<file path="flow/run.sh">
#!/bin/bash
# the make line also repeats each setting of config.mk as NAME=value (left out here)
make -C /OpenROAD-flow-scripts/flow DESIGN_CONFIG=/design/flow/config.mk WORK_HOME=/design/flow/orfs CLKGATE_MAP_FILE= finish
</file>
<file path="flow/config.mk">
export PLATFORM = sky130hd
export DESIGN_NAME = CPU
export DESIGN_NICKNAME = CPU
export VERILOG_FILES = /design/flow/design.v
export SDC_FILE = /design/flow/constraint.sdc
export NUM_CORES = 4
export LEC_CHECK = 0
export ABC_AREA = 0
export CAP_MARGIN = 20
export CELL_PAD_IN_SITES_DETAIL_PLACEMENT = 0
export CELL_PAD_IN_SITES_GLOBAL_PLACEMENT = 1
export CORE_ASPECT_RATIO = 0.89
export CORE_MARGIN = 5
export CORE_UTILIZATION = 48
export CTS_CLUSTER_DIAMETER = 43
export GPL_ROUTABILITY_DRIVEN = 1
export MAX_ROUTING_LAYER = met5
export SETUP_SLACK_MARGIN = 0.16
export SLEW_MARGIN = 25
</file>
<file path="flow/constraint.sdc">
create_clock -name core_clock -period 6.58 [get_ports {CLK}]
set_input_delay 1.3160 -clock core_clock [delete_from_list [all_inputs] [get_ports {CLK}]]
set_output_delay 1.3160 -clock core_clock [all_outputs]
set_load 0.01 [all_outputs]
</file>
<file path="flow/design.v">
`default_nettype none
`timescale 1ns / 1ps
module register(
    input wire [4:0] R_Addr_A,
    input wire [4:0] R_Addr_B,
    input wire [4:0] W_Addr,
    input wire [31:0] W_Data,
    output wire [31:0] R_Data_A,
    output wire [31:0] R_Data_B,
    input wire CLK,
    input wire RST,
    input wire WE
    );
reg [31:0] r [0:31];
assign R_Data_A = r[R_Addr_A];
assign R_Data_B = r[R_Addr_B];
integer i;
always @ (posedge RST or posedge CLK)
begin
	if (RST) begin
		for (i = 0; i < 32; i = i + 1)
			r[i] <= 0;
	end else begin
		if (WE && W_Addr) r[W_Addr] <= W_Data;
	end
end
endmodule
`default_nettype none
`timescale 1ns / 1ps
module ALU(
    input wire [31:0] A,
    input wire [31:0] B,
    input wire [2:0] ALU_OP,
	input wire RST,
    output reg [31:0] F,
    output reg ZF,
    output reg OF
    );
always @* begin
	if (RST) begin
		F = 0;
		ZF = 0;
		OF = 0;
	end else begin
		case (ALU_OP)
			0: begin F = A & B; OF = 0; end
			1: begin F = A | B; OF = 0; end
			2: begin F = A ^ B; OF = 0; end
			3: begin F = ~(A | B); OF = 0; end
			4: begin {OF, F} = A + B; end
			5: begin {OF, F} = A - B; end
			6: begin F = A < B; OF = 0; end
			7: begin {OF, F} = B << A; end
			default: begin F = 0; OF = 0; end
		endcase
		ZF = F == 0 ? 1: 0;
	end
end
endmodule
`default_nettype none
`timescale 1ns / 1ps
module opt(
    input wire [5:0] OP,
    input wire [5:0] func,
    output reg WE,
    output reg [2:0] ALU_OP
    );
always @* begin
	ALU_OP = 3'b000;
	if (!OP) begin
		WE = 1;
		case (func)
			6'b100000: ALU_OP = 3'b100;
			6'b100010: ALU_OP = 3'b101;
			6'b100100: ALU_OP = 3'b000;
			6'b100101: ALU_OP = 3'b001;
			6'b100110: ALU_OP = 3'b010;
			6'b100111: ALU_OP = 3'b011;
			6'b101011: ALU_OP = 3'b110;
			6'b000100: ALU_OP = 3'b111;
		endcase
	end else begin
		WE = 0;
	end
end
endmodule
`default_nettype none
`timescale 1ns / 1ps
module CPU(
    input wire CLK,
    input wire RST,
	output wire [31:0]ALU_OUT,
	output wire ALU_OF,
	output wire ALU_ZF,
	output wire [31:0] dbg_inst,
	output wire [31:0] dbg_a,
    output wire [31:0] dbg_b,
	output wire [2:0] dbg_op,
	output wire reg_write_enable,
	output wire [31:0]alu_output,
	output wire [5:0] inst_addr,
	input wire [31:0] inst_data
    );
reg [31:0] PC;  
always @(posedge CLK or posedge RST)
begin
	if (RST) PC <= 0;
	else begin
		PC <= PC + 4;
	end
end
reg [31:0]inst_code;
always @(posedge CLK or posedge RST)
begin
	if (RST) inst_code <= 0;
	else inst_code <= inst_data;
end
assign dbg_inst = inst_code;
assign inst_addr = PC[7:2];
wire [5:0]op = inst_code[31:26];
wire [4:0]rs = inst_code[25:21];
wire [4:0]rt = inst_code[20:16];
wire [4:0]rd = inst_code[15:11];
wire [5:0]shamt = inst_code[10:6];
wire [5:0]func = inst_code[5:0];
wire [31:0]alu_input_A, alu_input_B;
register r(
	.R_Addr_A(rs),
	.R_Addr_B(rt),
	.W_Addr(rd),
	.R_Data_A(alu_input_A),
	.R_Data_B(alu_input_B),
	.W_Data(alu_output),
	.CLK(CLK),
	.RST(RST),
	.WE(reg_write_enable)
);
wire [2:0]alu_op;
wire alu_of, alu_zf;
opt o(
	.OP(op),
	.func(func),
	.ALU_OP(alu_op),
	.WE(reg_write_enable)
);
ALU a(
	.ALU_OP(alu_op),
	.A(alu_input_A),
	.B(alu_input_B),
	.F(alu_output),
	.OF(alu_of),
	.ZF(alu_zf),
	.RST(RST)
);
assign ALU_OUT = alu_output;
assign ALU_OF = alu_of;
assign ALU_ZF = alu_zf;
assign dbg_a = alu_input_A;
assign dbg_b = alu_input_B;
assign dbg_op = alu_op;
endmodule
</file>
==> CHANGELOG.md, run 1 <==
### Implementation results

* Largest net degree at the start of global routing at around 170
* Fin Clk Skew at 0.0761 ns
* Crit path max-delay family: AND-OR/OR-AND gates
* Synth Seq Share at 0.442
* Outcome: finished with violations
* Mean Syn Cell Area at 8.44 um^2
* Fillers at 10000
* Combinational share of power at 0.324
* Combinational group power at 7.23 mW
* Synth Flop Type: dfrtp_1
* Die width at approximately 390 um
* Initial drt markers at 13300
* Crit path kind: flip-flop to primary output
* Sequential Power Share at 0.307
* Area leader share at 0.442
* RePlAce Congestion at 1.10
* Syn Std Cell Area at roughly 0.060 mm^2
* CP peak stage delay at 0.47 ns
* R2r setup slk at -0.18 ns
* Heaviest power group: clock
* I/O Buffers at 205
* Crit-path most repeated cell: buf_4
* Root Buffer: clkbuf_16
* Synth top cells by count: nand2_1 (1180), dfrtp_1 (1062), o21ai_0 (891)
* Combinational Area at 0.0329 mm^2
* Synth Area in Compound Gates at 0.210
* Min-Delay Path Class: flip-flop to flip-flop
* Row count at 122
* CP arrival at 7.24 ns
* Cell area leaders: dfrtp_1 (44%), o21ai_0 (7.4%), nand2_1 (7.4%), nand3_1 (5.5%), a22oi_1 (4.2%)
* Synth top cell by count: nand2_1
* Max Clk Rate at 117 MHz
* Met1 Wirelength at 124 mm
* Worst Tran Pin Value at around 1.2 ns
* Peak supply drop at 0.266 mV
* Clock share of power at 0.369
* Pins over their slew limit at 0
* Clk buf depth at 3
* Crit-path slowest cell: dfrtp_2
* Crit path required time at 5.26 ns
* Total negative slack at -87.24 ns
* DRC viols at 0
* Hold_sp: r.r[0][20]$_DFFE_PP0P_
* Post-placement worst setup slack at -2.18 ns
* Yosys xor share at 0.00277
* Final Hold Viols at 0
* Synth Area in Adders at 0.0211
* Flip-flop and latch area at about 0.027 mm^2
* Hpwl dp at around 250 mm
* Startpoint Class: flip-flop
* Design area at about 0.086 mm^2
* RSZ-0062 raised after global routing: true
* Reg2reg start: inst_code[25]$_DFF_PP0_
* Core Util at FP at 0.483
* Vias in the first global route at 68200
* R2R depth at 33
* CP Depth at 30
* Worst setup EP type: primary output
* Synth Net Count at 7257
* H-tree depth at 4
* Synth Register Bits at about 1100
* Yosys warnings at 5
* First-pass GRT wire length at approximately 500 mm
* Met3 routed WL at 62.2 mm
* Worst Setup EP: ALU_ZF
* Psw at 7.61 mW
* Met2 routed WL at 141 mm
* Drt total wl at 365 mm
* Wire per inst at 35.1 um
* Latency at later pin at between 0.8 and 0.9 ns
* Violated checks: setup timing
* EDFF count, synth at 0
* Worst path bufs/invs at 11
* CTS sink count at ~1100
* Total tool warning count at 113
* Core Area at 0.124 mm^2
* Clock network power at 8.25 mW
* Ys async rst share at 1.00
* Antenna violations before repair at 21
* Cells after synthesis at 7123
* Max transition margin at 0.193
* Worst hold endpoint: r.r[0][20]$_DFFE_PP0P_
* Remaining antenna violation count at 0
* Distinct cells, synth at 103
* Clk slew on worst S/H paths at approximately 0.060 ns
* Final net count at 8690
* Mux area share at 0.0269
* Via count at 72500
* Setup violators final at 126
* First-pass DRT Iterations at 12
* Vias per inst at between 6 and 7
* DP Area at 0.0758 mm^2
* PwrDens at 261 mW/mm^2
* Fin crit period at between 8 and 9 ns
* Yosys top cell by area: dfrtp_1
* Top logic family: simple AND/OR/NAND/NOR gates
* Synth-to-Final Area Change at 42.5%
* Yosys cell count at slightly above 7000
* Reg2reg end: r.r[30][29]$_DFFE_PP0P_
* Seq power at 6.87 mW
* Internal at 14.7 mW
* Die height at approximately 340 um
* Die area at 0.132 mm^2
* CTS tree: done
* CP Max Fanout at 14
* Synth Area in Simple Gates at 0.236
* P_leak at 40.9 nW
* All-Layer GR Usage at 0.531
* Highest Signal Layer: met5
* Yosys Chip Area at approximately 0.06 mm^2
* Worst hold path depth at 0
* Final period utilization at 1.30
* Io pins at 206
* CTS Buf Count at 139
* Post-layout worst setup margin at -1.97 ns
* Critical path origin: inst_code[25]$_DFF_PP0_
* Total gr overflow at 0
* Max_cap viols at 0
* Sw Share at 0.340
routing by layer:
metal | vias to the layer above | GRT usage
met3 | 2178 | 0.261
met4 | 18 | 0.406
li1 | 28900 | -
met2 | 7079 | 0.719
met5 | - | 0.00508
met1 | 34300 | 0.642
layout make-up:
| type | instances | share of cell area |
|---|---|---|
| Tap cell | 1674 | 0.0244 |
| Timing Repair Buffer | 2040 | 0.216 |
| Clock inverter | 81 | 0.0131 |
| Inverter | 128 | 0.00713 |
| Sequential cell | 1062 | 0.310 |
| Clock buffer | 177 | 0.0448 |
| Multi-Input combinational cell | 5185 | 0.384 |
| Antenna cell | 29 | 0.000847 |
through the flow:
| step | hold slack (ns) | power, mW | utilization | instances |
|---|---|---|---|---|
| after floorplan | 0.444 | 9.53 | - | 7123 |
| after global placement | 0.387 | 12.9 | 0.609 | 9896 |
| after detailed placement | 0.389 | 12.9 | 0.609 | 9896 |
| after CTS | 0.404 | 21.6 | 0.671 | 10300 |
| after global routing | 0.411 | 22.8 | 0.688 | 10300 |
| final | 0.404 | 22.3 | 0.689 | 10400 |
timing repair:
| item | CTS | global route |
|---|---|---|
| pin swaps | 124 | 140 |
| gates cloned | 8 | 9 |
| setup endpoints to repair | 593 | 652 |
| resized | 708 | 374 |
| hold buffers | 0 | 0 |
| setup buffers | 116 | 57 |
==> inputs of run 2 (changes only) <==
ABC_AREA = default   (was 0)
CELL_PAD_IN_SITES_DETAIL_PLACEMENT = default   (was 0)
CORE_ASPECT_RATIO = default   (was 0.89)
CORE_MARGIN = 2   (was 5)
CORE_UTILIZATION = 65   (was 48)
CTS_CLUSTER_DIAMETER = 379   (was 43)
CTS_CLUSTER_SIZE = 61   (was default)
GPL_ROUTABILITY_DRIVEN = default   (was 1)
MAX_ROUTING_LAYER = met4   (was met5)
SETUP_SLACK_MARGIN = 1.84   (was 0.16)
SLEW_MARGIN = 20   (was 25)
clock period = 6.61 ns   (was 6.58 ns; I/O delays follow)
==> CHANGELOG.md, run 2 <==
### Physical design

* Outcome: aborted with a tool error
* Exit stage: 3_1_place_gp_skip_io
* First Err: [ERROR GPL-0301] Utilization 100.738 % exceeds 100%.
* Mux area share at 0.0269
* Synth Area in Adders at 0.0211
* Core Area at around 0.092 mm^2
* Synth Flop Type: dfrtp_1
* Synth top cell by count: nand2_1
* Synth top cells by count: nand2_1 (1180), dfrtp_1 (1062), o21ai_0 (891)
* Cells after synthesis at 7123
* Row count at 111
* Mean Syn Cell Area at 8.44 um^2
* Die area at 0.0949 mm^2
* Yosys Chip Area at 0.0601 mm^2
* Top logic family: simple AND/OR/NAND/NOR gates
* Synth Register Bits at approximately 1100
* Syn Std Cell Area at ~0.060 mm^2
* Ys async rst share at 1.00
* Distinct cells, synth at 103
* Synth Area in Compound Gates at 0.210
* EDFF count, synth at 0
* Area leader share at 0.442
* Yosys cell count at slightly above 7000
* Cell area leaders: dfrtp_1 (44%), o21ai_0 (7.4%), nand2_1 (7.4%), nand3_1 (5.5%), a22oi_1 (4.2%)
* Die height at 308 um
* Yosys warnings at 5
* Synth Net Count at about 7300
* Die width at between 300 and 400 um
* Synth Seq Share at 0.442
* Core Util at FP at 0.656
* Synth Area in Simple Gates at 0.236
* Yosys xor share at 0.00277
* Yosys top cell by area: dfrtp_1
==> inputs of run 3 (changes only) <==
CAP_MARGIN = 5   (was 20)
CELL_PAD_IN_SITES_DETAIL_PLACEMENT = 0   (was default)
CELL_PAD_IN_SITES_GLOBAL_PLACEMENT = 2   (was 1)
CORE_MARGIN = 10   (was 2)
CORE_UTILIZATION = 30   (was 65)
CTS_CLUSTER_DIAMETER = default   (was 379)
CTS_CLUSTER_SIZE = 35   (was 61)
GPL_ROUTABILITY_DRIVEN = 0   (was default)
GPL_TIMING_DRIVEN = 0   (was default)
HOLD_SLACK_MARGIN = 0.13   (was default)
MAX_ROUTING_LAYER = default   (was met4)
PLACE_DENSITY = 0.45   (was default)
SETUP_SLACK_MARGIN = -0.16   (was 1.84)
SLEW_MARGIN = 30   (was 20)
TNS_END_PERCENT = 55   (was default)
clock period = 12.0 ns   (was 6.61 ns; I/O delays follow)
==> CHANGELOG.md, run 3 <==
### Implementation results

* Setup violators final at 22
* Remaining antenna violation count at 0
* Worst setup EP type: primary output
* Vias per inst at about 7.2
* Total tool warning count at 136
* Area leader share at 0.442
* PwrDens at about 150 mW/mm^2
* Drt total wl at 550 mm
* Top logic family: simple AND/OR/NAND/NOR gates
* Worst-path cell chain: buf_6, clkbuf_2, clkbuf_1, nor2_1, o21ai_0, nand4_1, nor4_1, a21oi_4, buf_8, nor4_1, nand4_1, nor4_4, buf_4, o221ai_1, a31oi_1, nand2_1, clkbuf_1, inv_1, buf_4, clkdlybuf4s50_1
* Cell area leaders: dfrtp_1 (44%), o21ai_0 (7.4%), nand2_1 (7.4%), nand3_1 (5.5%), a22oi_1 (4.2%)
* DRC viols at 0
* I/O Buffers at 205
* All-Layer GR Usage at 0.486
* Non-filler cells in the finished layout at 10500
* Die area at 0.219 mm^2
* Max Clk Rate at about 80 MHz
* Pins over their slew limit at 0
* CP Depth at 20
* Synth Net Count at 7257
* Sw Share at 0.370
* Max transition margin at 0.143
* H-tree depth at 4
* Fin util at 0.383
* Fin Clk Skew at between 0.05 and 0.06 ns
* Mean Syn Cell Area at 8.44 um^2
* P_leak at 34.6 nW
* Via count at 75600
* CP peak stage delay at just over 0.9 ns
* Combinational group power at about 3.1 mW
* Yosys top cell by area: dfrtp_1
* Ys async rst share at 1.00
* Initial drt markers at 14300
* Fin crit period at roughly 12 ns
* Heaviest power group: clock
* Die height at roughly 470 um
* Yosys Chip Area at 0.0601 mm^2
* CTS tree: done
* Worst path bufs/invs at 9
* Io pins at 206
* Synth Area in Compound Gates at 0.210
* Mux area share at 0.0269
* Synth Flop Type: dfrtp_1
* Cells after synthesis at 7123
* Total gr overflow at 0
* Internal at 7.13 mW
* Yosys warnings at 5
* CP arrival at 10.06 ns
* Final period utilization at 1.04
* Row count at 164
* Post-layout worst setup margin at -0.463 ns
* Synth Seq Share at 0.442
* Psw at 4.19 mW
* Hpwl dp at 398 mm
* Synth top cells by count: nand2_1 (1180), dfrtp_1 (1062), o21ai_0 (891)
* Combinational share of power at 0.270
* Crit path max-delay family: buffers and inverters
* Synth Area in Simple Gates at 0.236
* CTS sink count at 1062
* Post-Place Cells at 10200
* Critical path origin: inst_code[21]$_DFF_PP0_
* Reg2reg end: r.r[14][29]$_DFFE_PP0P_
* Core Util at FP at 0.301
* Min-Delay Path Class: flip-flop to flip-flop
* Post-CTS Hold Fix Bufs at 0
* R2r setup slk at about 2.6 ns
* Worst Setup EP: alu_output[13]
* Syn Std Cell Area at between 0.06 and 0.07 mm^2
* Worst hold path depth at 1
* Wire per inst at roughly 52 um
* Final net count at 7753
* R2R depth at 26
* Hold_sp: PC[7]$_DFF_PP0_
* Final Hold Viols at 0
* Worst Tran Pin Value at 1.28 ns
* Core Area at 0.199 mm^2
* Antenna violations before repair at 132
* Crit-path slowest cell: o21ai_0
* Clock share of power at 0.394
* CTS Buf Count at around 140
* Reg2reg start: inst_code[16]$_DFF_PP0_
* Sequential Power Share at 0.336
* Die width at about 470 um
* EDFF count, synth at 0
* Yosys xor share at 0.00277
* Outcome: finished with violations
* Synth top cell by count: nand2_1
* Max_cap viols at 0
* Startpoint Class: flip-flop
* Worst hold endpoint: PC[7]$_DFF_PP0_
* Hold WS at 0.475 ns
* Synth-to-Final Area Change at 26.9%
* First-pass DRT Iterations at 10
* Largest net degree at the start of global routing at about 120
* Synth Area in Adders at 0.0211
* First-pass GRT wire length at roughly 700 mm
* Vias in the first global route at 66700
* Crit path kind: flip-flop to primary output
* Clk slew on worst S/H paths at 0.06 ns
* Root Buffer: clkbuf_16
* Synth Register Bits at between 1000 and 1500
* Violated checks: setup timing
* Latency at later pin at approximately 0.87 ns
* Distinct cells, synth at 103
* Clock network power at 4.46 mW
* Clk buf depth at 3
* CP Max Fanout at 12
* Crit path required time at between 9 and 10 ns
* Peak supply drop at 0.172 mV
* Seq power at roughly 3.8 mW
* Yosys cell count at 7123
[run 3: final cells by class]
| type | count | area, um^2 |
|---|---|---|
| diodes | 156 | 390 |
| plain buffers | 710 | 3900 |
| clock buffers | 199 | 3960 |
| clock inverters | 47 | 673 |
| fillers | 20700 | 123000 |
| inverters | 128 | 503 |
| multi-input cells | 5184 | 30900 |
| flip-flops and latches | 1062 | 26600 |
| well taps | 2656 | 3320 |
| repair buffers | 395 | 6030 |
[run 3: what timing repair did]
action | 4_1_cts | 5_1_grt
gates resized | 203 | 103
pin swaps | 8 | 4
setup buffers | 8 | 7
setup endpoints to repair | 60 | 38
[run 3: through the flow]
step / cell area (um^2) / TNS [ns] / power, mW / setup WS [ns]
finish: 76300 / -4.68 / 11.3 / -0.463
global route: 76000 / -1.23 / 11.5 / -0.184
CTS: 75700 / -1.49 / 11.1 / -0.159
detailed placement: 70500 / -79.47 / 6.66 / -2.59
global placement: 65500 / -5005.00 / 6.51 / -7.90
floorplan: 60100 / 0 / 5.16 / 0.206
[run 3: per-layer routing]
layer | up-vias | global-route usage | share of wire
met5 | - | 0.0182 | 0.0015
met4 | 42 | 0.419 | 0.11
met3 | 2856 | 0.267 | 0.15
met2 | 7915 | 0.637 | 0.38
met1 | 37700 | 0.562 | 0.36
li1 | 27100 | - | -
==> inputs of run 4 (changes only) <==
CAP_MARGIN = 20   (was 5)
CELL_PAD_IN_SITES_DETAIL_PLACEMENT = 1   (was 0)
CORE_MARGIN = 2   (was 10)
CORE_UTILIZATION = 40   (was 30)
CTS_CLUSTER_SIZE = default   (was 35)
GPL_ROUTABILITY_DRIVEN = 1   (was 0)
GPL_TIMING_DRIVEN = default   (was 0)
HOLD_SLACK_MARGIN = default   (was 0.13)
SETUP_SLACK_MARGIN = 0.5   (was -0.16)
SLEW_MARGIN = 20   (was 30)
TNS_END_PERCENT = default   (was 55)
clock period = 6.12 ns   (was 12.0 ns; I/O delays follow)
==> CHANGELOG.md, run 4 <==
### Implementation results

* Yosys xor share at 0.00277
* Distinct cells, synth at 103
* CP arrival at 7.37 ns
* Setup violators final at 677
* Max Clk Rate at 116 MHz
* I/O Buffers at 205
* Final net count at 8744
* Startpoint Class: flip-flop
* Final Hold Viols at 0
* Cells after synthesis at 7123
* Internal at 15.7 mW
* CP Depth at 30
* Synth Area in Simple Gates at 0.236
* EDFF count, synth at 0
* Worst path bufs/invs at 9
* PwrDens at 276 mW/mm^2
* Row count at between 100 and 150
* Synth Area in Compound Gates at 0.210
* Fin crit period at 8.59 ns
* Crit path required time at approximately 5 ns
* Heaviest power group: clock
* Crit-path slowest cell: or4_4
* DRC viols at 0
* First-pass GRT wire length at 567 mm
* Yosys cell count at around 7100
* Worst Setup EP: ALU_ZF
* Top logic family: simple AND/OR/NAND/NOR gates
* Die height at roughly 390 um
* Yosys top cell by area: dfrtp_1
* Worst Tran Pin Value at 1.23 ns
* Clock network power at 8.43 mW
* Clk slew on worst S/H paths at about 0.06 ns
* Area leader share at 0.442
* Yosys warnings at 5
* R2r setup slk at -0.77 ns
* Fin Clk Skew at 0.0781 ns
* RSZ-0062 raised after global routing: true
* Synth top cells by count: nand2_1 (1180), dfrtp_1 (1062), o21ai_0 (891)
* Via count at ~74000
* Synth Register Bits at 1062
* Die width at 392 um
* Sequential Power Share at 0.308
* Worst setup EP type: primary output
* Max transition margin at 0.178
* Sw Share at 0.347
* Synth Area in Adders at 0.0211
* Syn Std Cell Area at around 0.060 mm^2
* H-tree depth at 3
* Ys async rst share at 1.00
* Synth Seq Share at 0.442
* First-pass DRT Iterations at 7
* P_leak at 41.1 nW
* RePlAce Congestion at 1.10
* Drt total wl at 413 mm
* CP peak stage delay at 0.59 ns
* Seq power at 7.40 mW
* Psw at around 8.3 mW
* Worst hold path depth at 0
* Yosys Chip Area at 0.0601 mm^2
* Vias in the first global route at 73000
* DP Area at 0.0763 mm^2
* Mux area share at 0.0269
* Fin util at 0.582
* Root Buffer: clkbuf_16
* Outcome: finished with violations
* Critical path origin: inst_code[19]$_DFF_PP0_
* Clock share of power at 0.351
* Initial drt markers at 10200
* Hold_sp: r.r[0][31]$_DFFE_PP0P_
* Pins over their slew limit at 0
* Combinational share of power at 0.340
* Synth top cell by count: nand2_1
* Largest net degree at the start of global routing at between 150 and 200
* Total tool warning count at approximately 100
* Power after layout at 24.0 mW
* Core Area at 0.150 mm^2
* Synth-to-Final Area Change at 44.9%
* Die area at 0.153 mm^2
* CTS Buf Count at 121
* Wire per inst at 38.4 um
* All-Layer GR Usage at 0.523
* Remaining antenna violation count at 0
* Hpwl dp at 280 mm
* Reg2reg start: inst_code[19]$_DFF_PP0_
* CTS tree: done
* CP Max Fanout at 7
* Vias per inst at 6.88
* Design area at between 0.08 and 0.09 mm^2
* Crit path max-delay family: simple AND/OR/NAND/NOR gates
* Cell area leaders: dfrtp_1 (44%), o21ai_0 (7.4%), nand2_1 (7.4%), nand3_1 (5.5%), a22oi_1 (4.2%)
* Min-Delay Path Class: flip-flop to flip-flop
* Io pins at 206
* Max_cap viols at 0
* Worst hold endpoint: r.r[0][31]$_DFFE_PP0P_
* Peak supply drop at ~0.27 mV
* Core Util at FP at 0.402
* Synth Flop Type: dfrtp_1
* Mean Syn Cell Area at 8.44 um^2
* Synth Net Count at 7257
* Violated checks: setup timing
* Antenna violations before repair at 29
* Post-layout worst setup margin at -2.47 ns
* Clk buf depth at 3
* R2R depth at 31
* Combinational group power at 8.17 mW
* Total gr overflow at 0
* Final period utilization at 1.40
* Fillers at 16900
* Latency at later pin at 0.82 ns
* Reg2reg end: r.r[22][31]$_DFFE_PP0P_
* Crit path kind: flip-flop to primary output
* CTS sink count at 1062
[run 4: through the flow]
stage               instances  hold slack (ns)  worst slack [ns]  setup TNS (ns)
floorplan                7123            0.444            -0.840          -26.14
CTS                     10700            0.406             -2.23         -221.04
global placement        10300            0.389             -2.59         -456.37
finish                  10800            0.409             -2.47         -367.27
global route            10700            0.415             -2.53         -447.38
detailed placement      10300            0.391             -2.65         -487.26
[run 4: cell type report]
cell class / instances / area, um^2 / share of cell area
multi-input cells: 5184 / 33600 / 0.386
flip-flops and latches: 1062 / 26600 / 0.305
repair buffers: 2113 / 19100 / 0.220
clock buffers: 164 / 3530 / 0.0405
well taps: 2016 / 2520 / 0.0290
clock inverters: 64 / 1030 / 0.0118
inverters: 128 / 607 / 0.00697
diodes: 24 / 60.1 / 0.000690
[run 4: what timing repair did]
item / in CTS / in global routing
hold buffers: 0 / 0
gates resized: 853 / 393
hold endpoints to repair: 0 / 0
setup endpoints to repair: 1082 / 967
gates cloned: 10 / 4
pin swaps: 151 / 145
buffers inserted: 157 / 72
[run 4: metal layers]
metal  wire, um  track usage  vias to the layer above
met4      44800        0.443                       18
met1     146000        0.634                    36800
met3      54300        0.179                     2203
li1           -            -                    28900
met2     168000        0.743                     6017
met5        279      0.00766                        -
==> inputs of run 5 (changes only) <==
CELL_PAD_IN_SITES_DETAIL_PLACEMENT = 0   (was 1)
CELL_PAD_IN_SITES_GLOBAL_PLACEMENT = 0   (was 2)
CORE_MARGIN = 5   (was 2)
CORE_UTILIZATION = 32   (was 40)
PLACE_DENSITY = default   (was 0.45)
PLACE_DENSITY_LB_ADDON = 0.05   (was default)
SETUP_SLACK_MARGIN = 4.83   (was 0.5)
TNS_END_PERCENT = 5   (was default)
clock period = 16.5 ns   (was 6.12 ns; I/O delays follow)
==> CHANGELOG.md, run 5 <==
### Implementation results

* Outcome: complete, no violations
* P_leak at 32.2 nW
* Row count at 159
* Combinational group power at 1.91 mW
* Worst setup EP type: primary output
* Largest net degree at the start of global routing at 159
* Synth Seq Share at 0.442
* Vias per inst at 6.51
* CP Max Fanout at 32
* CTS tree: done
* Distinct cells, synth at 103
* H-tree depth at 4
* Synth-to-Final Area Change at 17.9%
* First-pass DRT Iterations at 7
* Sequential Power Share at 0.359
* Max_cap viols at 0
* Min-Delay Path Class: flip-flop to flip-flop
* Core Util at FP at 0.321
* Mean Syn Cell Area at 8.44 um^2
* Crit-path slowest cell: dfrtp_4
* CTS Buf Count at 135
* Crit path required time at between 10 and 15 ns
* Sw Share at 0.346
* Hold WS at 0.403 ns
* Synth Net Count at 7257
* Yosys warnings at 5
* Remaining antenna violation count at 0
* Cells after synthesis at 7123
* Yosys xor share at 0.00277
* Fin util at 0.378
* Seq power at 2.78 mW
* Vias in the first global route at around 58000
* Mux area share at 0.0269
* Synth Area in Adders at 0.0211
* Root Buffer: clkbuf_16
* Clock network power at slightly above 3 mW
* Final net count at 7176
* CTS sink count at 1062
* Yosys cell count at 7123
* Die area at just under 0.2 mm^2
* Total negative slack at 0 ns
* EDFF count, synth at 0
* Max transition margin at 0.211
* Reg2reg start: inst_code[20]$_DFF_PP0_
* Synth Area in Simple Gates at 0.236
* Die width at 443 um
* Synth top cell by count: nand2_1
* Hold_sp: r.r[0][0]$_DFFE_PP0P_
* Antenna violations before repair at 28
* RePlAce Congestion at roughly 0.98
* Critical path origin: inst_code[23]$_DFF_PP0_
* Syn Std Cell Area at ~0.06 mm^2
* Wire per inst at 40.0 um
* Synth Register Bits at roughly 1100
* Worst path bufs/invs at 8
* Synth top cells by count: nand2_1 (1180), dfrtp_1 (1062), o21ai_0 (891)
* Final Hold Viols at 0
* R2R depth at 29
* Worst Setup EP: ALU_OUT[29]
* All-Layer GR Usage at 0.376
* CP arrival at 8.41 ns
* Yosys top cell by area: dfrtp_1
* Synth Flop Type: dfrtp_1
* Io pins at 206
* Peak supply drop at 0.103 mV
* Worst hold path depth at 0
* Area leader share at 0.442
* CP Depth at 29
* Combinational share of power at 0.247
* Heaviest power group: clock
* Final period utilization at 0.710
* Core Area at roughly 0.19 mm^2
* Crit path max-delay family: AND-OR/OR-AND gates
* Crit path kind: flip-flop to primary output
* Reg2reg end: r.r[14][26]$_DFFE_PP0P_
* Die height at around 440 um
* Clk buf depth at 3
* Setup violators final at 0
* Pins over their slew limit at 0
* CP peak stage delay at around 0.54 ns
* Total tool warning count at 114
* Internal at 5.06 mW
* Latency at later pin at 0.83 ns
* Initial drt markers at 9233
* Ys async rst share at 1.00
* Yosys Chip Area at 0.0601 mm^2
* Top logic family: simple AND/OR/NAND/NOR gates
* R2r setup slk at about 9.0 ns
* Via count at approximately 63000
* Drt total wl at 387 mm
* Max Clk Rate at between 80 and 90 MHz
* Hpwl dp at 250 mm
* Fin crit period at 11.71 ns
* First-pass GRT wire length at slightly above 500 mm
* Worst Tran Pin Value at 1.18 ns
* Total gr overflow at 0
* I/O Buffers at 205
* Cell area leaders: dfrtp_1 (44%), o21ai_0 (7.4%), nand2_1 (7.4%), nand3_1 (5.5%), a22oi_1 (4.2%)
* Psw at 2.68 mW
* PwrDens at 109 mW/mm^2
* Synth Area in Compound Gates at 0.210
* Worst hold endpoint: r.r[0][0]$_DFFE_PP0P_
* DRC viols at 0
* Startpoint Class: flip-flop
* Clock share of power at 0.394
* Clk slew on worst S/H paths at 0.06 ns
* RSZ-0062 raised after global routing: true
* Fin Clk Skew at 0.0452 ns
## run 5: area by class of cell
cell class,instances,area (um^2)
Fill cell,19400,117000
Multi-Input combinational cell,5192,31200
Sequential cell,1062,26600
Timing Repair Buffer,523,4940
Clock buffer,194,3950
Tap cell,2495,3120
Inverter,128,522
Clock inverter,42,508
Antenna cell,28,70.1
## run 5: per-layer routing
metal,wire length [um],GRT usage
met5,76,0
met3,41300,0.102
met4,27900,0.225
met2,159000,0.541
met1,158000,0.505
## run 5: what timing repair did
item | CTS | global route
gates cloned | 6 | 2
hold endpoints to repair | 0 | 0
hold buffers | 0 | 0
resized | 148 | 77
endpoints found under the setup margin | 52 | 35
pin swaps | 20 | 11
buffers inserted | 40 | 25
## run 5: stage by stage
step / cells / setup WS [ns] / cell area, um^2 / power, mW
finish: 9664 / 4.79 / 70900 / 7.73
floorplan: 7123 / 5.34 / 60100 / 3.75
global placement: 9326 / 3.24 / 64800 / 4.59
global route: 9637 / 4.68 / 70800 / 7.96
detailed placement: 9326 / 3.64 / 64800 / 4.58
CTS: 9608 / 4.71 / 70300 / 7.68
==> inputs of run 6 (changes only) <==
CELL_PAD_IN_SITES_GLOBAL_PLACEMENT = 2   (was 0)
CORE_MARGIN = 10   (was 5)
CORE_UTILIZATION = 30   (was 32)
CTS_CLUSTER_SIZE = 35   (was default)
HOLD_SLACK_MARGIN = 0.13   (was default)
PLACE_DENSITY = 0.45   (was default)
PLACE_DENSITY_LB_ADDON = default   (was 0.05)
SETUP_SLACK_MARGIN = default   (was 4.83)
TNS_END_PERCENT = 50   (was 5)
clock period = 12.0 ns   (was 16.5 ns; I/O delays follow)
==> CHANGELOG.md, run 6 <==
### Implementation results

* H-tree depth at 4
* Die height at 468 um
* Vias per inst at between 6 and 7
* Die area at 0.219 mm^2
* Combinational group power at 2.59 mW
* Psw at 3.77 mW
* Crit path max-delay family: AND-OR/OR-AND gates
* Critical path origin: inst_code[23]$_DFF_PP0_
* Cells after synthesis at 7123
* Via count at just over 60000
* I/O Buffers at roughly 210
* Initial drt markers at 8615
* Peak supply drop at 0.154 mV
* Worst hold endpoint: r.r[0][4]$_DFFE_PP0P_
* EDFF count, synth at 0
* CTS tree: done
* Total tool warning count at 100
* Drt total wl at just over 400 mm
* Synth Area in Simple Gates at 0.236
* Cell area leaders: dfrtp_1 (44%), o21ai_0 (7.4%), nand2_1 (7.4%), nand3_1 (5.5%), a22oi_1 (4.2%)
* PwrDens at about 150 mW/mm^2
* Syn Std Cell Area at 0.0601 mm^2
* Io pins at ~210
* P_leak at around 32 nW
* Synth Register Bits at 1062
* Ys async rst share at 1.00
* CP Depth at 26
* Total negative slack at 0 ns
* Final period utilization at 0.981
* First-pass DRT Iterations at 8
* Yosys Chip Area at 0.0601 mm^2
* Area leader share at 0.442
* Latency at later pin at 0.83 ns
* Min-Delay Path Class: flip-flop to flip-flop
* All-Layer GR Usage at 0.363
* Fin util at 0.354
* Clock network power at 4.40 mW
* Pins over their slew limit at 0
* CP peak stage delay at 0.77 ns
* Worst Tran Pin Value at 1.22 ns
* Synth Area in Compound Gates at 0.210
* Synth top cell by count: nand2_1
* Reg2reg start: inst_code[23]$_DFF_PP0_
* Core Util at FP at 0.301
* RePlAce Congestion at 0.922
* R2R depth at 26
* Distinct cells, synth at between 100 and 150
* Yosys xor share at 0.00277
* Row count at 164
* Worst path bufs/invs at 5
* CP Max Fanout at 28
* Worst setup EP type: primary output
* First-pass GRT wire length at 551 mm
* CP arrival at ~9.4 ns
* Worst Setup EP: ALU_OUT[29]
* Combinational share of power at 0.240
* Synth Flop Type: dfrtp_1
* Sw Share at 0.349
* Mux area share at 0.0269
* Synth Net Count at about 7300
* Seq power at about 3.8 mW
* Root Buffer: clkbuf_16
* Hold_sp: r.r[0][4]$_DFFE_PP0P_
* Crit path kind: flip-flop to primary output
* Max_cap viols at 0
* Outcome: complete, no violations
* Internal at 7.02 mW
* Remaining antenna violation count at 0
* Setup violators final at 0
* Yosys top cell by area: dfrtp_1
* Clock share of power at 0.408
* Top logic family: simple AND/OR/NAND/NOR gates
* Synth top cells by count: nand2_1 (1180), dfrtp_1 (1062), o21ai_0 (891)
* Vias in the first global route at ~59000
* Startpoint Class: flip-flop
* R2r setup slk at ~3.3 ns
* Final net count at 7199
* Heaviest power group: clock
* Fin Clk Skew at 0.0487 ns
* CTS Buf Count at 138
* Antenna violations before repair at 33
* Fin crit period at between 10 and 15 ns
* CTS sink count at 1062
* Core Area at 0.199 mm^2
* Hpwl dp at about 270 mm
* Clk buf depth at 3
* Yosys warnings at 5
* Largest net degree at the start of global routing at ~150
* Max transition margin at 0.181
* Synth-to-Final Area Change at 17.6%
* Clk slew on worst S/H paths at 0.05 ns
* Mean Syn Cell Area at 8.44 um^2
* Sequential Power Share at 0.353
* DRC viols at 0
* Crit path required time at 9.60 ns
* Reg2reg end: r.r[31][29]$_DFFE_PP0P_
* Max Clk Rate at 84.9 MHz
* Final Hold Viols at 0
* Yosys cell count at 7123
* Worst hold path depth at 0
* Crit-path slowest cell: nor2_1
* Synth Seq Share at 0.442
* Total gr overflow at 0
* Die width at 468 um
* Wire per inst at 41.8 um
* Synth Area in Adders at 0.0211
==> run 6: metal layers <==
| metal | track usage | share of wire | routed length (um) |
|---|---|---|---|
| met5 | 0 | 0.00035 | 142 |
| met2 | 0.543 | 0.43 | 176000 |
| met4 | 0.194 | 0.064 | 26200 |
| met3 | 0.0800 | 0.087 | 35700 |
| met1 | 0.486 | 0.42 | 173000 |
==> run 6: final cells by class <==
type                       count  area [um^2]
antenna                       14         35.0
clock buffer                 192         4000
clock inverter                51          683
fill                       20700       129000
inverter                     128          505
multi-input combinational   5184        30700
sequential                  1062        26600
tap                         2656         3320
timing repair buffer         551         4800
==> run 6: through the flow <==
stage          cell area, um^2  total power, mW  cells  hold slack [ns]  setup slack, ns
2_1_floorplan            60100             5.16   7123            0.444            0.206
3_3_place_gp             65600             6.41   9548            0.390             1.11
3_5_place_dp             65600             6.39   9548            0.390            0.870
4_1_cts                  70400             10.8   9796            0.404           0.0877
5_1_grt                  70600             11.1   9827            0.410         -0.00236
6_report                 70700             10.8   9838            0.402            0.224
==> run 6: what timing repair did <==
action,in CTS,in global routing
hold buffers,0,0
endpoints found under the setup margin,1,3
pin swaps,1,9
buffers inserted,5,28
gates resized,0,10
==> inputs of run 7 (changes only) <==
ABC_AREA = 0   (was default)
CELL_PAD_IN_SITES_DETAIL_PLACEMENT = 2   (was 0)
CORE_ASPECT_RATIO = 0.82   (was default)
CORE_UTILIZATION = 61   (was 30)
CTS_CLUSTER_DIAMETER = 43   (was default)
CTS_CLUSTER_SIZE = default   (was 35)
GPL_ROUTABILITY_DRIVEN = 0   (was 1)
GPL_TIMING_DRIVEN = 0   (was default)
HOLD_SLACK_MARGIN = 0.09   (was 0.13)
MAX_ROUTING_LAYER = met5   (was default)
MIN_ROUTING_LAYER = met1   (was default)
PLACE_DENSITY = 0.38   (was 0.45)
SETUP_SLACK_MARGIN = 4.81   (was default)
SLEW_MARGIN = 25   (was 20)
TNS_END_PERCENT = 5   (was 50)
clock period = 16.6 ns   (was 12.0 ns; I/O delays follow)
==> CHANGELOG.md, run 7 <==
### Physical design

* Yosys Chip Area at 0.0601 mm^2
* Synth top cell by count: nand2_1
* Syn Std Cell Area at about 0.060 mm^2
* Distinct cells, synth at 103
* Synth Flop Type: dfrtp_1
* Die height at between 300 and 400 um
* Row count at around 100
* Synth top cells by count: nand2_1 (1180), dfrtp_1 (1062), o21ai_0 (891)
* Synth Register Bits at between 1000 and 1500
* Mux area share at 0.0269
* Yosys warnings at 5
* Outcome: aborted with a tool error
* Area leader share at 0.442
* Synth Area in Simple Gates at 0.236
* Yosys cell count at 7123
* Synth Area in Compound Gates at 0.210
* Synth Area in Adders at 0.0211
* Exit stage: 3_1_place_gp_skip_io
* Synth Net Count at around 7300
* Core Util at FP at 0.613
* EDFF count, synth at 0
* Top logic family: simple AND/OR/NAND/NOR gates
* Die width at 367 um
* Cells after synthesis at 7123
* Cell area leaders: dfrtp_1 (44%), o21ai_0 (7.4%), nand2_1 (7.4%), nand3_1 (5.5%), a22oi_1 (4.2%)
* Yosys xor share at 0.00277
* Synth Seq Share at 0.442
* Mean Syn Cell Area at 8.44 um^2
* First Err: [ERROR GPL-0301] Utilization 114.483 % exceeds 100%.
* Ys async rst share at 1.00
* Core Area at 0.0980 mm^2
* Yosys top cell by area: dfrtp_1
* Die area at 0.112 mm^2
==> inputs of run 8 (changes only) <==
CELL_PAD_IN_SITES_DETAIL_PLACEMENT = 0   (was 2)
CTS_CLUSTER_SIZE = 10   (was default)
MIN_ROUTING_LAYER = met2   (was met1)
==> CHANGELOG.md, run 8 <==
### Physical design

* Outcome: aborted with a tool error
* Exit stage: 3_1_place_gp_skip_io
* First Err: [ERROR GPL-0301] Utilization 114.483 % exceeds 100%.
* Distinct cells, synth at 103
* Yosys Chip Area at 0.0601 mm^2
* Synth top cells by count: nand2_1 (1180), dfrtp_1 (1062), o21ai_0 (891)
* Synth Area in Compound Gates at 0.210
* Synth Register Bits at 1062
* Synth Net Count at ~7300
* Synth top cell by count: nand2_1
* Die height at ~300 um
* EDFF count, synth at 0
* Syn Std Cell Area at 0.0601 mm^2
* Cells after synthesis at 7123
* Yosys top cell by area: dfrtp_1
* Cell area leaders: dfrtp_1 (44%), o21ai_0 (7.4%), nand2_1 (7.4%), nand3_1 (5.5%), a22oi_1 (4.2%)
* Die width at 367 um
* Mux area share at 0.0269
* Yosys xor share at 0.00277
* Yosys cell count at approximately 7100
* Row count at 104
* Synth Flop Type: dfrtp_1
* Synth Area in Adders at 0.0211
* Core Area at 0.0980 mm^2
* Ys async rst share at 1.00
* Area leader share at 0.442
* Mean Syn Cell Area at 8.44 um^2
* Yosys warnings at 5
* Die area at 0.112 mm^2
* Synth Area in Simple Gates at 0.236
* Top logic family: simple AND/OR/NAND/NOR gates
* Synth Seq Share at 0.442
* Core Util at FP at 0.613
==> inputs of run 9 (changes only) <==
ABC_AREA = 1   (was 0)
CORE_ASPECT_RATIO = default   (was 0.82)
CORE_MARGIN = 2   (was 10)
CORE_UTILIZATION = 55   (was 61)
CTS_CLUSTER_DIAMETER = 368   (was 43)
CTS_CLUSTER_SIZE = 100   (was 10)
GPL_ROUTABILITY_DRIVEN = 1   (was 0)
GPL_TIMING_DRIVEN = default   (was 0)
HOLD_SLACK_MARGIN = default   (was 0.09)
MAX_ROUTING_LAYER = default   (was met5)
MIN_ROUTING_LAYER = default   (was met2)
PLACE_DENSITY = default   (was 0.38)
PLACE_DENSITY_LB_ADDON = 0.12   (was default)
SETUP_SLACK_MARGIN = 1.46   (was 4.81)
SLEW_MARGIN = 20   (was 25)
TNS_END_PERCENT = 15   (was 5)
clock period = 6.12 ns   (was 16.6 ns; I/O delays follow)
==> CHANGELOG.md, run 9 <==
### Physical design

* Outcome: aborted with a tool error
* Exit stage: 3_1_place_gp_skip_io
* First Err: [ERROR FLW-0024] Place density exceeds 1.0 (current PLACE_DENSITY_LB_ADDON =  0.12). Please check if the value of  PLACE_DENSITY_LB_ADDON is between 0 and 0.99.
* Yosys xor share at 0.00153
* Distinct cells, synth at 61
* Yosys warnings at 5
* Synth top cells by count: nand2_1 (3025), dfrtp_1 (1062), o21ai_0 (964)
* Syn Std Cell Area at 0.0630 mm^2
* Yosys Chip Area at 0.0630 mm^2
* Cell area leaders: dfrtp_1 (42%), nand2_1 (18%), o21ai_0 (7.7%), inv_1 (4.5%), nor2_1 (4.2%)
* Die width at 342 um
* Cells after synthesis at 9067
* EDFF count, synth at 0
* Synth Area in Simple Gates at 0.305
* Die area at 0.117 mm^2
* Mean Syn Cell Area at just under 7 um^2
* Top logic family: simple AND/OR/NAND/NOR gates
* Synth Area in Adders at 0.0201
* Yosys top cell by area: dfrtp_1
* Area leader share at 0.422
* Synth Net Count at slightly above 9000
* Ys async rst share at 1.00
* Yosys cell count at just over 9000
* Synth Seq Share at 0.422
* Row count at 124
* Synth Area in Compound Gates at 0.160
* Synth Register Bits at 1062
* Core Area at 0.114 mm^2
* Synth Flop Type: dfrtp_1
* Mux area share at 0
* Die height at 342 um
* Synth top cell by count: nand2_1
* Core Util at FP at 0.552
==> inputs of run 10 (changes only) <==
ABC_AREA = default   (was 1)
CAP_MARGIN = 15   (was 20)
CELL_PAD_IN_SITES_DETAIL_PLACEMENT = 1   (was 0)
CELL_PAD_IN_SITES_GLOBAL_PLACEMENT = 3   (was 2)
CORE_UTILIZATION = 68   (was 55)
CTS_CLUSTER_DIAMETER = default   (was 368)
CTS_CLUSTER_SIZE = default   (was 100)
MAX_ROUTING_LAYER = met4   (was default)
MIN_ROUTING_LAYER = met1   (was default)
PLACE_DENSITY_LB_ADDON = 0.01   (was 0.12)
SETUP_SLACK_MARGIN = default   (was 1.46)
SLEW_MARGIN = 35   (was 20)
TNS_END_PERCENT = default   (was 15)
clock period = 6.63 ns   (was 6.12 ns; I/O delays follow)
==> CHANGELOG.md, run 10 <==
### Physical design

* Die width at approximately 300 um
* Synth Area in Compound Gates at 0.210
* Synth Register Bits at 1062
* Yosys cell count at between 7000 and 8000
* Core Area at a little under 0.09 mm^2
* Cell area leaders: dfrtp_1 (44%), o21ai_0 (7.4%), nand2_1 (7.4%), nand3_1 (5.5%), a22oi_1 (4.2%)
* Yosys top cell by area: dfrtp_1
* Exit stage: 3_1_place_gp_skip_io
* Ys async rst share at 1.00
* Mean Syn Cell Area at 8.44 um^2
* Syn Std Cell Area at 0.0601 mm^2
* Row count at 109
* Yosys Chip Area at 0.0601 mm^2
* Synth Area in Adders at 0.0211
* EDFF count, synth at 0
* Distinct cells, synth at 103
* Outcome: aborted with a tool error
* Cells after synthesis at 7123
* Area leader share at 0.442
* Die height at 301 um
* Top logic family: simple AND/OR/NAND/NOR gates
* Core Util at FP at 0.683
* Synth top cells by count: nand2_1 (1180), dfrtp_1 (1062), o21ai_0 (891)
* Yosys warnings at 5
* Synth Net Count at around 7300
* Synth top cell by count: nand2_1
* Mux area share at 0.0269
* Synth Area in Simple Gates at 0.236
* First Err: [ERROR FLW-0024] Place density exceeds 1.0 (current PLACE_DENSITY_LB_ADDON =  0.01). Please check if the value of  PLACE_DENSITY_LB_ADDON is between 0 and 0.99.
* Yosys xor share at 0.00277
* Synth Seq Share at 0.442
* Synth Flop Type: dfrtp_1
* Die area at around 0.091 mm^2
==> inputs of run 11 (changes only) <==
CAP_MARGIN = 20   (was 15)
CELL_PAD_IN_SITES_DETAIL_PLACEMENT = default   (was 1)
CELL_PAD_IN_SITES_GLOBAL_PLACEMENT = default   (was 3)
CORE_UTILIZATION = 54   (was 68)
CTS_CLUSTER_SIZE = 14   (was default)
GPL_ROUTABILITY_DRIVEN = default   (was 1)
MAX_ROUTING_LAYER = default   (was met4)
MIN_ROUTING_LAYER = default   (was met1)
PLACE_DENSITY_LB_ADDON = default   (was 0.01)
SETUP_SLACK_MARGIN = 2.47   (was default)
SLEW_MARGIN = 20   (was 35)
clock period = 8.88 ns   (was 6.63 ns; I/O delays follow)
==> CHANGELOG.md, run 11 <==
### Implementation results

* CP Depth at 28
* Top logic family: simple AND/OR/NAND/NOR gates
* R2r setup slk at 2.21 ns
* Max transition margin at 0.183
* Synth Area in Compound Gates at 0.210
* Synth top cells by count: nand2_1 (1180), dfrtp_1 (1062), o21ai_0 (891)
* Reg2reg end: r.r[11][29]$_DFFE_PP0P_
* Fin Clk Skew at between 0.04 and 0.05 ns
* Power after layout at between 10 and 15 mW
* Core Area at 0.111 mm^2
* Via count at 69300
* Remaining antenna violation count at 0
* CP peak stage delay at 0.58 ns
* Min-Delay Path Class: flip-flop to flip-flop
* Die height at 338 um
* Crit path max-delay family: simple AND/OR/NAND/NOR gates
* RePlAce Congestion at 1.12
* RSZ-0062 raised after global routing: true
* Design area at approximately 0.076 mm^2
* Combinational group power at between 4 and 5 mW
* Distinct cells, synth at 103
* Hold WS at 0.397 ns
* EDFF count, synth at 0
* Crit path required time at 7.10 ns
* Io pins at 206
* Synth top cell by count: nand2_1
* Ys async rst share at 1.00
* Heaviest power group: sequential cells
* Yosys top cell by area: dfrtp_1
* Synth Area in Simple Gates at 0.236
* Max_cap viols at 0
* Clock network power at 4.93 mW
* Yosys xor share at 0.00277
* Clk buf depth at 3
* Violated checks: setup timing
* Non-filler cells in the finished layout at 9206
* Outcome: finished with violations
* Final net count at between 7000 and 8000
* Final Hold Viols at 0
* Die width at ~340 um
* PwrDens at 190 mW/mm^2
* Crit path kind: flip-flop to primary output
* Vias in the first global route at roughly 64000
* Internal at 9.46 mW
* P_leak at 35.7 nW
* I/O Buffers at slightly above 200
* Clock share of power at 0.339
* Clk slew on worst S/H paths at about 0.06 ns
* Latency at later pin at 0.79 ns
* Hpwl dp at 221 mm
* Psw at 5.09 mW
* Synth Net Count at approximately 7300
* Reg2reg start: inst_code[17]$_DFF_PP0_
* Root Buffer: clkbuf_16
* Vias per inst at 7.53
* Critical path origin: inst_code[17]$_DFF_PP0_
* Syn Std Cell Area at between 0.06 and 0.07 mm^2
* Crit-path slowest cell: or4_1
* Die area at 0.114 mm^2
* Yosys Chip Area at 0.0601 mm^2
* Setup violators final at 1
* CP Max Fanout at 26
* Area leader share at 0.442
* Synth Seq Share at 0.442
* Mux area share at 0.0269
* Yosys warnings at 5
* Worst Setup EP: ALU_ZF
* First-pass DRT Iterations at 22
* First-pass GRT wire length at 471 mm
* Final period utilization at 1.02
* Drt total wl at around 340 mm
* Worst setup EP type: primary output
* Antenna violations before repair at 22
* DP Area at 0.0678 mm^2
* Wire per inst at 37.0 um
* Fin crit period at approximately 9 ns
* Worst path bufs/invs at 12
* Total tool warning count at 102
* Worst hold path depth at 0
* Synth-to-Final Area Change at 27.2%
* Post-layout worst setup margin at -0.156 ns
* CTS Buf Count at 111
* Combinational share of power at 0.309
* Synth Flop Type: dfrtp_1
* CP arrival at between 7 and 8 ns
* Worst hold endpoint: r.r[0][7]$_DFFE_PP0P_
* All-Layer GR Usage at 0.583
* Synth Area in Adders at 0.0211
* CTS tree: done
* Cells after synthesis at 7123
* Yosys cell count at 7123
* Cell area leaders: dfrtp_1 (44%), o21ai_0 (7.4%), nand2_1 (7.4%), nand3_1 (5.5%), a22oi_1 (4.2%)
* DRC viols at 0
* Total gr overflow at 0
* Seq power at about 5.1 mW
* Synth Register Bits at 1062
* Peak supply drop at 0.194 mV
* H-tree depth at 3
* Crit-path most repeated cell: buf_4
* Post-CTS Hold Fix Bufs at 0
* Sw Share at 0.350
* CTS sink count at 1062
* Sequential Power Share at 0.352
* Initial drt markers at 13900
* Core Util at FP at 0.544
* Largest net degree at the start of global routing at 176
* Pins over their slew limit at 0
* Post-Place Cells at 8768
* Row count at 122
* Startpoint Class: flip-flop
* Max Clk Rate at between 100 and 150 MHz
* Hold_sp: r.r[0][7]$_DFFE_PP0P_
* Mean Syn Cell Area at around 8.4 um^2
* Worst Tran Pin Value at 1.22 ns
* R2R depth at 29
## run 11: layout make-up
type                    count  area [um^2]
repair buffers           1100        10600
well taps                1488         1860
multi-input cells        5184        33000
fillers                  8901        34100
inverters                 128          524
flip-flops and latches   1062        26600
clock inverters            49          599
diodes                     41          103
clock buffers             154         3150
## run 11: routing by layer
layer / GRT usage / routed length (um)
met1: 0.684 / 112000
met2: 0.758 / 129000
met3: 0.324 / 60700
met4: 0.500 / 38900
met5: 0.00894 / 377
## run 11: repair_timing
action / CTS / global route
pin swaps: 94 / 89
cloned: 3 / 4
buffers inserted: 152 / 33
setup endpoints to repair: 574 / 446
gates resized: 470 / 384
## run 11: metrics by stage
stage	setup slack [ns]	util	setup TNS, ns
after floorplan	1.37	-	0
after global placement	-0.226	0.614	-0.226
after detailed placement	-0.278	0.614	-0.278
after CTS	0.0762	0.675	0
after global routing	-0.217	0.691	-0.273
final	-0.156	0.692	-0.156
==> inputs of run 12 (changes only) <==
CELL_PAD_IN_SITES_DETAIL_PLACEMENT = 1   (was default)
CELL_PAD_IN_SITES_GLOBAL_PLACEMENT = 2   (was default)
CORE_UTILIZATION = 24   (was 54)
CTS_CLUSTER_SIZE = default   (was 14)
GPL_ROUTABILITY_DRIVEN = 1   (was default)
PLACE_DENSITY = 0.45   (was default)
SETUP_SLACK_MARGIN = 0.5   (was 2.47)
clock period = 11.5 ns   (was 8.88 ns; I/O delays follow)
==> CHANGELOG.md, run 12 <==
### Implementation results

* Synth Area in Adders at 0.0211
* Hpwl dp at about 300 mm
* Yosys xor share at 0.00277
* Syn Std Cell Area at around 0.060 mm^2
* CTS tree: done
* PwrDens at around 160 mW/mm^2
* Die area at 0.254 mm^2
* Mean Syn Cell Area at ~8.4 um^2
* Io pins at ~200
* Yosys Chip Area at 0.0601 mm^2
* First-pass DRT Iterations at 7
* Largest net degree at the start of global routing at 149
* Synth Area in Compound Gates at 0.210
* R2R depth at 25
* Synth Seq Share at 0.442
* Top logic family: simple AND/OR/NAND/NOR gates
* Crit path max-delay family: buffers and inverters
* Internal at 7.58 mW
* P_leak at 33.2 nW
* Root Buffer: clkbuf_16
* Post-CTS Hold Fix Bufs at 0
* Crit-path most repeated cell: buf_4
* Row count at 183
* Ys async rst share at 1.00
* Worst hold path depth at 0
* Reg2reg start: inst_code[16]$_DFF_PP0_
* CTS Buf Count at 147
* H-tree depth at 4
* Worst hold endpoint: r.r[0][9]$_DFFE_PP0P_
* Worst Setup EP: alu_output[31]
* CP peak stage delay at ~0.57 ns
* Synth Flop Type: dfrtp_1
* Max_cap viols at 0
* I/O Buffers at 205
* Worst path bufs/invs at 9
* Yosys cell count at around 7100
* Hold_sp: r.r[0][9]$_DFFE_PP0P_
* CP arrival at 8.55 ns
* Worst setup EP type: primary output
* Synth Register Bits at 1062
* Distinct cells, synth at 103
* Clk buf depth at 3
* Worst Tran Pin Value at about 1.1 ns
* Crit path kind: flip-flop to primary output
* RSZ-0062 raised after global routing: false
* Final Hold Viols at 0
* Hold WS at 0.405 ns
* Final period utilization at 0.943
* Combinational group power at 2.93 mW
* Drt total wl at 455 mm
* Via count at roughly 63000
* DRC viols at 0
* Synth top cell by count: nand2_1
* Critical path origin: inst_code[22]$_DFF_PP0_
* CTS sink count at ~1100
* Die width at 504 um
* All-Layer GR Usage at 0.348
* Clock share of power at 0.412
* CP Max Fanout at 35
* Vias in the first global route at 62300
* Core Area at 0.249 mm^2
* CP Depth at 26
* Yosys top cell by area: dfrtp_1
* Vias per inst at 5.87
* Peak supply drop at 0.148 mV
* Latency at later pin at 0.83 ns
* Die height at 504 um
* Startpoint Class: flip-flop
* Crit-path slowest cell: and2b_4
* Pins over their slew limit at 0
* Yosys warnings at 5
* Synth Area in Simple Gates at 0.236
* Design area at 0.0737 mm^2
* Final net count at approximately 7400
* Post-Place Cells at 10300
* Clk slew on worst S/H paths at ~0.06 ns
* Synth top cells by count: nand2_1 (1180), dfrtp_1 (1062), o21ai_0 (891)
* Sequential Power Share at 0.338
* Wire per inst at 42.6 um
* Synth Net Count at just over 7000
* EDFF count, synth at 0
* RePlAce Congestion at about 0.91
* Synth-to-Final Area Change at 22.6%
* Cell area leaders: dfrtp_1 (44%), o21ai_0 (7.4%), nand2_1 (7.4%), nand3_1 (5.5%), a22oi_1 (4.2%)
* Initial drt markers at 6711
* Max transition margin at 0.254
* Area leader share at 0.442
* Outcome: complete, no violations
* Cells after synthesis at 7123
* Total gr overflow at 0
* Heaviest power group: clock
* Core Util at FP at 0.241
* Combinational share of power at 0.250
* Max Clk Rate at ~92 MHz
* Fin util at 0.296
* Remaining antenna violation count at 0
* Reg2reg end: r.r[12][31]$_DFFE_PP0P_
* DP Area at around 0.067 mm^2
* Non-filler cells in the finished layout at 10700
* Clock network power at 4.84 mW
* Antenna violations before repair at 41
* Crit path required time at 9.20 ns
* Fin Clk Skew at ~0.052 ns
* Total tool warning count at 103
* Total negative slack at 0 ns
* Min-Delay Path Class: flip-flop to flip-flop
* Seq power at ~4 mW
* Setup violators final at 0
* Psw at 4.16 mW
* First-pass GRT wire length at 606 mm
* Sw Share at 0.355
* Mux area share at 0.0269
* Fin crit period at between 10 and 15 ns
* R2r setup slk at between 3 and 4 ns
[run 12: area by class of cell]
class                           instances  area (um^2)
Antenna cell                           13         32.5
Fill cell                           28700       175000
Tap cell                             3330         4170
Sequential cell                      1062        26600
Clock inverter                         46          641
Timing Repair Buffer                  694         6240
Clock buffer                          218         4360
Multi-Input combinational cell       5188        31100
Inverter                              128          505
[run 12: metal layers]
metal / wire [um] / share of wire / track usage
met5: 116 / 0.00026 / 0
met3: 27400 / 0.060 / 0.0586
met2: 204000 / 0.45 / 0.546
met4: 21300 / 0.047 / 0.141
met1: 202000 / 0.45 / 0.472
[run 12: metrics by stage]
| stage | total power [mW] | setup WS [ns] |
|---|---|---|
| floorplan | 5.38 | 0.742 |
| CTS | 11.8 | 0.307 |
| global placement | 6.86 | 0.557 |
| finish | 11.7 | 0.653 |
| detailed placement | 6.84 | 0.370 |
| global route | 12.1 | 0.481 |
[run 12: timing repair]
item,4_1_cts,5_1_grt
setup endpoints to repair,32,23
buffers inserted,51,30
pin swaps,20,14
gates cloned,6,0
gates resized,72,49
==> inputs of run 13 (changes only) <==
CELL_PAD_IN_SITES_DETAIL_PLACEMENT = 0   (was 1)
CORE_UTILIZATION = 52   (was 24)
PLACE_DENSITY = default   (was 0.45)
PLACE_DENSITY_LB_ADDON = 0.18   (was default)
clock period = 6.12 ns   (was 11.5 ns; I/O delays follow)
==> CHANGELOG.md, run 13 <==
### Physical design

* Top logic family: simple AND/OR/NAND/NOR gates
* Synth Register Bits at 1062
* Area leader share at 0.442
* Yosys xor share at 0.00277
* Synth Area in Compound Gates at 0.210
* Distinct cells, synth at 103
* Synth Seq Share at 0.442
* Row count at 124
* Cell area leaders: dfrtp_1 (44%), o21ai_0 (7.4%), nand2_1 (7.4%), nand3_1 (5.5%), a22oi_1 (4.2%)
* Yosys cell count at 7123
* Synth Area in Simple Gates at 0.236
* Mux area share at 0.0269
* EDFF count, synth at 0
* Syn Std Cell Area at about 0.06 mm^2
* Synth Net Count at 7257
* Yosys warnings at 5
* Cells after synthesis at 7123
* Yosys top cell by area: dfrtp_1
* Synth Area in Adders at 0.0211
* Die height at 344 um
* Mean Syn Cell Area at 8.44 um^2
* First Err: [ERROR FLW-0024] Place density exceeds 1.0 (current PLACE_DENSITY_LB_ADDON =  0.18). Please check if the value of  PLACE_DENSITY_LB_ADDON is between 0 and 0.99.
* Die width at 344 um
* Exit stage: 3_1_place_gp_skip_io
* Ys async rst share at 1.00
* Core Util at FP at 0.525
* Synth top cells by count: nand2_1 (1180), dfrtp_1 (1062), o21ai_0 (891)
* Synth Flop Type: dfrtp_1
* Die area at 0.118 mm^2
* Outcome: aborted with a tool error
* Yosys Chip Area at 0.0601 mm^2
* Synth top cell by count: nand2_1
* Core Area at 0.115 mm^2
==> inputs of run 14 (changes only) <==
CELL_PAD_IN_SITES_DETAIL_PLACEMENT = default   (was 0)
CELL_PAD_IN_SITES_GLOBAL_PLACEMENT = 3   (was 2)
CORE_UTILIZATION = 43   (was 52)
CTS_CLUSTER_DIAMETER = 233   (was default)
MIN_ROUTING_LAYER = met2   (was default)
PLACE_DENSITY_LB_ADDON = default   (was 0.18)
SETUP_SLACK_MARGIN = default   (was 0.5)
clock period = 12.0 ns   (was 6.12 ns; I/O delays follow)
==> CHANGELOG.md, run 14 <==
### Physical design

* Post-CTS Setup Bufs at 0
* Cell area leaders: dfrtp_1 (44%), o21ai_0 (7.4%), nand2_1 (7.4%), nand3_1 (5.5%), a22oi_1 (4.2%)
* Yosys xor share at 0.00277
* Top logic family: simple AND/OR/NAND/NOR gates
* Outcome: aborted with a tool error
* Post-CTS resize count at 0
* Synth Area in Compound Gates at 0.210
* EDFF count, synth at 0
* CTS Buf Count at 119
* Mux area share at 0.0269
* Syn Std Cell Area at between 0.06 and 0.07 mm^2
* H-tree depth at 3
* Ys async rst share at 1.00
* All-Layer GR Usage at 0.790
* Yosys warnings at 5
* Cells after synthesis at 7123
* Synth Area in Adders at 0.0211
* Hpwl dp at 231 mm
* Yosys Chip Area at 0.0601 mm^2
* Synth top cells by count: nand2_1 (1180), dfrtp_1 (1062), o21ai_0 (891)
* Synth Area in Simple Gates at 0.236
* RePlAce Congestion at 1.23
* Mean Syn Cell Area at 8.44 um^2
* Area leader share at 0.442
* Die width at approximately 380 um
* Die height at about 380 um
* Synth top cell by count: nand2_1
* First Err: [ERROR GRT-0116] Global routing finished with congestion. Check the congestion regions in the DRC Viewer.
* Total gr overflow at 21
* Exit stage: 5_1_grt
* Yosys cell count at slightly above 7000
* CTS sink count at 1062
* Die area at 0.143 mm^2
* Io pins at 206
* Row count at 137
* Yosys top cell by area: dfrtp_1
* Synth Net Count at 7257
* Core Util at FP at 0.432
* I/O Buffers at 205
* Clk buf depth at 3
* DP Area at 0.0643 mm^2
* Synth Flop Type: dfrtp_1
* Synth Seq Share at 0.442
* Distinct cells, synth at around 100
* Core Area at 0.139 mm^2
* Synth Register Bits at roughly 1100
* Post-CTS Hold Fix Bufs at 0
* Root Buffer: clkbuf_16
run 14: metrics by stage:
stage	instances	hold slack, ns	utilization	setup slack [ns]
2_1_floorplan	7123	0.444	-	0.206
3_3_place_gp	8739	0.387	0.462	0.905
3_5_place_dp	8740	0.389	0.462	0.894
4_1_cts	8962	0.403	0.493	0.0319
run 14: per-layer routing:
metal / overflow / track usage
met5: 6 / 0.697
met4: 1 / 0.616
met3: 12 / 0.870
met2: 2 / 0.817
met1: - / -
Power is estimated from default activity; no workload was simulated.
